## juniper
==> flow/design.v <==
module branch_history_register #(parameter M = 4) (
    input logic clk,
    input logic reset,
    input logic branch_outcome,   
    output logic [M-1:0] bhr_out  
);
    always_ff @(posedge clk or posedge reset) begin
        if (reset) 
            bhr_out <= 0;  
        else 
            bhr_out <= {bhr_out[M-2:0], branch_outcome};  
    end
endmodule
module mnk_bit_predictor #(parameter K = 4,
                        parameter N = 2,
                        parameter M = 4
                        ) (
    input logic clk,
    input logic reset,
    input logic [K-1:0] index,
    input logic [M-1:0] bhr_in,
    input logic branch_outcome,        
    output logic prediction            
);
    logic [N-1:0] pht [((1<<K)*(1<<M))-1:0];  
    logic [K + M -1:0] new_index;
    assign new_index = {bhr_in,index};
    assign prediction = pht[new_index][N-1];
    always_ff @(posedge clk , posedge reset) begin
        if (reset) begin
            for (int i = 0; i < (1<<K)*(1<<M); i++)
                pht[i] <= 0;  
        end
        else begin
            if (branch_outcome) begin
                if (~(&pht[new_index]))
                    pht[new_index] <= pht[new_index] + 1;
            end
            else begin
                if (pht[new_index] > 0)
                    pht[new_index] <= pht[new_index] - 1;
            end
        end
    end
endmodule
module predictor_top #(parameter M = 3, parameter K = 4, parameter N = 3) (
    input logic clk,
    input logic reset,
    input logic [K-1:0] index,
    input logic branch_outcome,  
    output logic prediction,      
    output logic success
);
    logic [M-1:0] bhr_out;      
    branch_history_register #(M) bhr_inst (
        .clk(clk),
        .reset(reset),
        .branch_outcome(branch_outcome),
        .bhr_out(bhr_out)
    );
    mnk_bit_predictor #(K, N, M) pht_inst (
        .clk(clk),
        .reset(reset),
        .index(index),
        .bhr_in (bhr_out),
        .branch_outcome(branch_outcome),
        .prediction(prediction)
    );
    always_comb  begin
        if (prediction == branch_outcome)
        begin success = 1; end
        else begin
        success = 0;
        end
    end 
endmodule
clock: 3.9 ns
lec_check: 0
abc_area: 1
cap_margin: 20
core_margin: 2
core_utilization: 72
cts_cluster_diameter: 216
cts_cluster_size: 75
hold_slack_margin: 0.3
place_density_lb_addon: 0.04
setup_slack_margin: 1.1
slew_margin: 0
run.sh (not shown) runs the stock make flow with config.mk's settings and CLKGATE_MAP_FILE=.
juniper: it failed with a tool error in global routing (5_1_grt), so there are no final results.
Edits applied to the flow inputs when going from juniper to pepper:
# juniper
export LEC_CHECK = 0
export ABC_AREA = 1
export CAP_MARGIN = 20
export CORE_MARGIN = 2
export CORE_UTILIZATION = 72
export CTS_CLUSTER_DIAMETER = 216
export CTS_CLUSTER_SIZE = 75
export HOLD_SLACK_MARGIN = 0.3
export PLACE_DENSITY_LB_ADDON = 0.04
export SETUP_SLACK_MARGIN = 1.1
export SLEW_MARGIN = 0
create_clock -name core_clock -period 3.9 [get_ports {clk}]
# pepper
export LEC_CHECK = 0
export CAP_MARGIN = 20
export CORE_MARGIN = 2
export CORE_UTILIZATION = 40
export PLACE_DENSITY = 0.6
export SLEW_MARGIN = 20
create_clock -name core_clock -period 5.92 [get_ports {clk}]
[summary]
- No stage failed in pepper, and the final checks on the layout all came back clean.
- In the flow results for pepper and juniper, the floorplan net count is smaller on pepper.
- pepper ended up with a higher sequential element share of the synthesized area than juniper did.
- From juniper to pepper the numbers moved as follows: minimum setup slack after placement grew by 0.70 ns, post-synthesis cell area shrank by 4.6%, routability-driven placement congestion ratio grew by about 9%, multiplexer fraction of the synthesized cell area grew by 17 points, initial core utilization shrank by 33 points.
- Measured against each other, pepper and juniper differ in post-synthesis instance total, the lower figure coming from pepper.
### pepper -> violet
# pepper
export LEC_CHECK = 0
export CAP_MARGIN = 20
export CORE_MARGIN = 2
export CORE_UTILIZATION = 40
export PLACE_DENSITY = 0.6
export SLEW_MARGIN = 20
create_clock -name core_clock -period 5.92 [get_ports {clk}]
# violet
export LEC_CHECK = 0
export CAP_MARGIN = 20
export CORE_MARGIN = 2
export CORE_UTILIZATION = 70
export CTS_CLUSTER_SIZE = 37
export PLACE_DENSITY = 0.64
export SETUP_SLACK_MARGIN = 1.23
export SLEW_MARGIN = 40
create_clock -name core_clock -period 4.63 [get_ports {clk}]
[summary]
- Number of instances resized during post-cts repair, violet and pepper: higher on violet
- In the reports for violet and pepper, the larger floorplan die width belongs to pepper.
- Buffer count from post-CTS setup fixing came out higher on violet than on pepper.
- Comparing violet and pepper, the higher placed wire-length estimate after detailed placement was measured on pepper.
- violet failed in global routing (5_1_grt) with GRT-0232.
- Taking pepper as the reference, in violet die area went down by about 40%, floorplan row count went down by 19.
- Across both runs, starting utilization of the core area was higher for violet than for pepper.
The inputs of maple differ from those of violet as listed below.
# violet
export LEC_CHECK = 0
export CAP_MARGIN = 20
export CORE_MARGIN = 2
export CORE_UTILIZATION = 70
export CTS_CLUSTER_SIZE = 37
export PLACE_DENSITY = 0.64
export SETUP_SLACK_MARGIN = 1.23
export SLEW_MARGIN = 40
create_clock -name core_clock -period 4.63 [get_ports {clk}]
# maple
export LEC_CHECK = 0
export CAP_MARGIN = 20
export CORE_ASPECT_RATIO = 0.58
export CORE_MARGIN = 10
export CORE_UTILIZATION = 49
export CTS_CLUSTER_SIZE = 50
export GPL_ROUTABILITY_DRIVEN = 0
export MAX_ROUTING_LAYER = met4
export PLACE_DENSITY_LB_ADDON = 0.24
export SETUP_SLACK_MARGIN = 0.38
export SLEW_MARGIN = 20
create_clock -name core_clock -period 5.86 [get_ports {clk}]
Results
Relative to violet, floorplan die height has increased by 0.60% in maple. Diff violet -> maple: number of setup buffers added after CTS dropped 34, starting density of the core down 21 points, area of the synthesized netlist per yosys stat held, placed instance count went down, total of cells resized after clock tree synthesis now sits lower. Number of core rows, violet and maple: smaller value in maple. Reported for violet and maple, synthesized cell count turned out identical to the last digit. Summary: with violet as the reference, full die area in maple moved up by more than half. Summary of violet and maple: one run falls short of a clean finish, namely violet. violet failed in global routing (5_1_grt) with GRT-0232. | cell area after placement | maple vs violet | about 10% lower |. maple -> violet: total number of clock tree sinks delta 0, exact match.
> inputs changed (maple -> yarrow)
# maple
export LEC_CHECK = 0
export CAP_MARGIN = 20
export CORE_ASPECT_RATIO = 0.58
export CORE_MARGIN = 10
export CORE_UTILIZATION = 49
export CTS_CLUSTER_SIZE = 50
export GPL_ROUTABILITY_DRIVEN = 0
export MAX_ROUTING_LAYER = met4
export PLACE_DENSITY_LB_ADDON = 0.24
export SETUP_SLACK_MARGIN = 0.38
export SLEW_MARGIN = 20
create_clock -name core_clock -period 5.86 [get_ports {clk}]
# yarrow
export LEC_CHECK = 0
export ABC_AREA = 1
export CAP_MARGIN = 5
export CORE_MARGIN = 2
export CORE_UTILIZATION = 72
export CTS_CLUSTER_DIAMETER = 105
export GPL_ROUTABILITY_DRIVEN = 0
export MAX_ROUTING_LAYER = met5
export PLACE_DENSITY = 0.66
export SLEW_MARGIN = 20
export TNS_END_PERCENT = 80
create_clock -name core_clock -period 3.29 [get_ports {clk}]
Notes after the runs:
- yarrow is listed as incomplete: the tool reported an error in global routing (5_1_grt) and the run ended there.
- The run showing the greater portion of the post-synthesis area used by sequential elements is maple.
- In the metrics for yarrow and maple, the one carrying the lower average cell area after synthesis is yarrow.
- The core utilization at floorplan reported for yarrow is greater than that of maple by 24 points.
- Looking only at post-cts sizing count, and setting everything else aside, the higher value of yarrow and maple goes to yarrow.
- Per the comparison of yarrow with maple, die size now smaller; horizontal die dimension dropped 39%.
- yarrow vs maple, cell count after synthesis went up by 1,235.
- As of yarrow, standard cell area after detailed placement had risen by a little under 10% compared to maple.
- The run showing the smaller post-synth design cell area is maple.
